build 34:
// DWT
module DWT(clk, inp1,inp2,inp3,inp4,inp5,inp6,inp7,inp8, outp1,outp2,outp3,outp4,outp5,outp6,outp7,outp8,dwt_valid);
export LEC_CHECK = 0
export CAP_MARGIN = 20
export CORE_MARGIN = 2
export CORE_UTILIZATION = 66
export MAX_ROUTING_LAYER = met4
export PLACE_DENSITY = 0.57
export SETUP_SLACK_MARGIN = 1.32
export SLEW_MARGIN = 10
export TNS_END_PERCENT = 5
create_clock -name core_clock -period 5.08 [get_ports {clk}]
run.sh (not shown) runs the stock make flow with config.mk's settings and CLKGATE_MAP_FILE=.
Modified inputs, build 17 compared to build 34
# build 34
export LEC_CHECK = 0
export CAP_MARGIN = 20
export CORE_MARGIN = 2
export CORE_UTILIZATION = 66
export MAX_ROUTING_LAYER = met4
export PLACE_DENSITY = 0.57
export SETUP_SLACK_MARGIN = 1.32
export SLEW_MARGIN = 10
export TNS_END_PERCENT = 5
create_clock -name core_clock -period 5.08 [get_ports {clk}]
# build 17
export LEC_CHECK = 0
export CAP_MARGIN = 20
export CORE_MARGIN = 6
export CORE_UTILIZATION = 63
export MAX_ROUTING_LAYER = met4
export PLACE_DENSITY = 0.57
export SLEW_MARGIN = 10
create_clock -name core_clock -period 4.14 [get_ports {clk}]
==> results <==
Layout-stage area growth over the synthesis result of build 34 is on par with build 17.
Summary: full die area, build 17 worse than build 34
The instance area at placement was comparable across build 17 and build 34.
Status: wire length parity (build 17, build 34)
Setup slack in build 17 is smaller than in build 34.
#### Input delta (build 94 over build 17)
# build 17
export LEC_CHECK = 0
export CAP_MARGIN = 20
export CORE_MARGIN = 6
export CORE_UTILIZATION = 63
export MAX_ROUTING_LAYER = met4
export PLACE_DENSITY = 0.57
export SLEW_MARGIN = 10
create_clock -name core_clock -period 4.14 [get_ports {clk}]
# build 94
export LEC_CHECK = 0
export CAP_MARGIN = 20
export CORE_MARGIN = 2
export CORE_UTILIZATION = 40
export SLEW_MARGIN = 20
create_clock -name core_clock -period 4.5 [get_ports {clk}]
## What came out
Build 94 completed every stage of the flow, and the final layout passed the timing, design-rule and antenna checks.
Note that the net switching power of the design recorded for build 17 amounts to 1.10 times the value seen in build 94.
First-pass detailed-route iteration total ends up lower on build 17.
Summary: with build 17 as the reference, number of inserted filler cells in the final layout in build 94 moved up by more than 100%.
Comparing build 94 against build 17, there is no change at all in synthesized cell count.
| via count | build 94 vs build 17 | 2110 lower |
Critical path capture point = outp2[48]: build 94; critical path capture point = outp5[30]: build 17
Build 17 vs build 94, launch point of the worst path: x1.pixelcol_out2[30] vs x2.pixelcol_out1[48]
Diff build 17..build 94 | sequential-to-total area share from yosys stat | unchanged
Comparing build 94 and build 17, total leakage power is higher on build 94.
Summary of build 94 over build 17: residual overflow from global routing closely matched the old numbers; global routing met2 resource utilization decreased by 16 points relative to the old numbers; initial cell density of the core decreased by 23 points relative to the old numbers; global-route track usage on met3 decreased by 4.0 points relative to the old numbers.
The inputs of build 71 differ from those of build 94 as listed below.
# build 94
export LEC_CHECK = 0
export CAP_MARGIN = 20
export CORE_MARGIN = 2
export CORE_UTILIZATION = 40
export SLEW_MARGIN = 20
create_clock -name core_clock -period 4.5 [get_ports {clk}]
# build 71
export LEC_CHECK = 0
export CAP_MARGIN = 20
export CORE_MARGIN = 2
export CORE_UTILIZATION = 72
export CTS_CLUSTER_SIZE = 36
export SETUP_SLACK_MARGIN = 0.68
export SLEW_MARGIN = 20
create_clock -name core_clock -period 2.29 [get_ports {clk}]
--- outcome ---
Build 71 did not finish: a tool error stopped it during clock tree synthesis (4_1_cts). NOTE placed instance area build 94->build 71 increased by a little under 10%. As far as post-synth area from yosys stat is concerned, build 94 and build 71 perform about the same. Relative to build 94, the height of the chip of build 71 is lower by 120 microns.
> inputs changed (build 71 -> build 56)
# build 71
export LEC_CHECK = 0
export CAP_MARGIN = 20
export CORE_MARGIN = 2
export CORE_UTILIZATION = 72
export CTS_CLUSTER_SIZE = 36
export SETUP_SLACK_MARGIN = 0.68
export SLEW_MARGIN = 20
create_clock -name core_clock -period 2.29 [get_ports {clk}]
# build 56
export LEC_CHECK = 0
export CAP_MARGIN = 20
export CORE_MARGIN = 2
export CORE_UTILIZATION = 67
export CTS_CLUSTER_SIZE = 37
export HOLD_SLACK_MARGIN = 0.27
export SLEW_MARGIN = 20
create_clock -name core_clock -period 2.22 [get_ports {clk}]
--- outcome ---
Although it ran to completion, build 56 produced a layout that fails the final checks because of negative setup slack.
Build 71 -> build 56: die span in x increased by a few percent
Diff build 56..build 71 | post-synthesis cell area | unchanged
Build 56 vs build 71: area of the die up by a little under 10%
Between build 56 and build 71, last weighted congestion value of the routability-driven placer is lower for build 56, build 71 comes in above that.
As far as number of port buffers goes, build 56 and build 71 are indistinguishable; the numbers are identical.
[inputs] build 85 vs build 56
# build 56
export LEC_CHECK = 0
export CAP_MARGIN = 20
export CORE_MARGIN = 2
export CORE_UTILIZATION = 67
export CTS_CLUSTER_SIZE = 37
export HOLD_SLACK_MARGIN = 0.27
export SLEW_MARGIN = 20
create_clock -name core_clock -period 2.22 [get_ports {clk}]
# build 85
export LEC_CHECK = 0
export CAP_MARGIN = 20
export CORE_MARGIN = 2
export CORE_UTILIZATION = 70
export CTS_CLUSTER_SIZE = 36
export SETUP_SLACK_MARGIN = 0.68
export SLEW_MARGIN = 20
create_clock -name core_clock -period 2.29 [get_ports {clk}]
==> results <==
- Build 85: aborted in global routing (5_1_grt) (tool error)
- Compared to build 56, build 85 has floorplan-stage core utilization 2.5 points higher.
- Build 56 → build 85: number of post-CTS setup repair buffers rose by 22, weighted congestion at the end of routability-driven global placement went up by about 6%, proportion of synthesized area in mux cells held.
- Re area of the chip: build 56 was higher than build 85.

---

== job 882 ==
Starting RTL as in the previous note.
Settings: LEC_CHECK=0, CAP_MARGIN=20, CORE_MARGIN=2, CORE_UTILIZATION=63, CTS_CLUSTER_SIZE=14, PLACE_DENSITY=0.57, SETUP_SLACK_MARGIN=0.64, SLEW_MARGIN=10; clock period 2.47 ns.
Job 882 had finished all stages when the layout checks came back failing, citing setup timing.
Inputs modified between job 882 and job 3884:
--- a/flow/config.mk
+++ b/flow/config.mk
@@ -9,6 +9,3 @@
 export CORE_MARGIN = 2
-export CORE_UTILIZATION = 63
-export CTS_CLUSTER_SIZE = 14
-export PLACE_DENSITY = 0.57
-export SETUP_SLACK_MARGIN = 0.64
-export SLEW_MARGIN = 10
+export CORE_UTILIZATION = 40
+export SLEW_MARGIN = 20
==> flow/constraint.sdc <==
create_clock -name core_clock -period 2.78 [get_ports {clk}]
set_input_delay 0.5560 -clock core_clock [delete_from_list [all_inputs] [get_ports {clk}]]
set_output_delay 0.5560 -clock core_clock [all_outputs]
set_load 0.01 [all_outputs]
==> comparison <==
Area of the core on job 3884 is behind job 882.
Job 3884 | status: complete | timing, DRC, antenna: pass
Job 3884 against job 882: die size went up 57%, tally of filler cells in the layout went up 12917, power went down about 23%.
Diff job 882 and job 3884: setup total negative slack lower in job 882
diff inputs: job 3884 => job 4638
--- a/flow/config.mk
+++ b/flow/config.mk
@@ -10,2 +10,3 @@
 export CORE_UTILIZATION = 40
-export SLEW_MARGIN = 20
+export SETUP_SLACK_MARGIN = 0.43
+export SLEW_MARGIN = 5
==> flow/constraint.sdc <==
create_clock -name core_clock -period 4.5 [get_ports {clk}]
set_input_delay 0.9000 -clock core_clock [delete_from_list [all_inputs] [get_ports {clk}]]
set_output_delay 0.9000 -clock core_clock [all_outputs]
set_load 0.01 [all_outputs]
==> results <==
- | leakage power | lower: job 4638 |
- Slack of the worst reg-to-reg path: job 4638 better than job 3884
- Between job 3884 and job 4638, count of TritonRoute iterations in the first routing pass increased.
- Of job 3884 and job 4638, the run reporting the lower combinational share of power was job 4638.
- Top layer used by detailed routing = met4: job 3884; top layer used by detailed routing = met5: job 4638
diff inputs: job 4638 => job 2178
--- a/flow/config.mk
+++ b/flow/config.mk
@@ -9,4 +9,3 @@
 export CORE_MARGIN = 2
-export CORE_UTILIZATION = 40
-export SETUP_SLACK_MARGIN = 0.43
-export SLEW_MARGIN = 5
+export CORE_UTILIZATION = 58
+export SLEW_MARGIN = 20
==> flow/constraint.sdc <==
create_clock -name core_clock -period 2.29 [get_ports {clk}]
set_input_delay 0.4580 -clock core_clock [delete_from_list [all_inputs] [get_ports {clk}]]
set_output_delay 0.4580 -clock core_clock [all_outputs]
set_load 0.01 [all_outputs]
## What came out
[flow] job 2178 | stages: complete | final checks: fail | reason: setup timing
Going from job 4638 to job 2178, worst-case hold slack went up by 0.015 ns, sequential share of layout area went down by 2.2 points.
Between job 2178 and job 4638, it is job 2178 whose non-clock buffer count is higher, by 100%.
The cell count reported for job 2178 is greater than that of job 4638 by 185.
In job 2178 the count of clock buffers in the final design turned out about 0.8% higher than in job 4638.
Power and IR drop assume default switching activity.
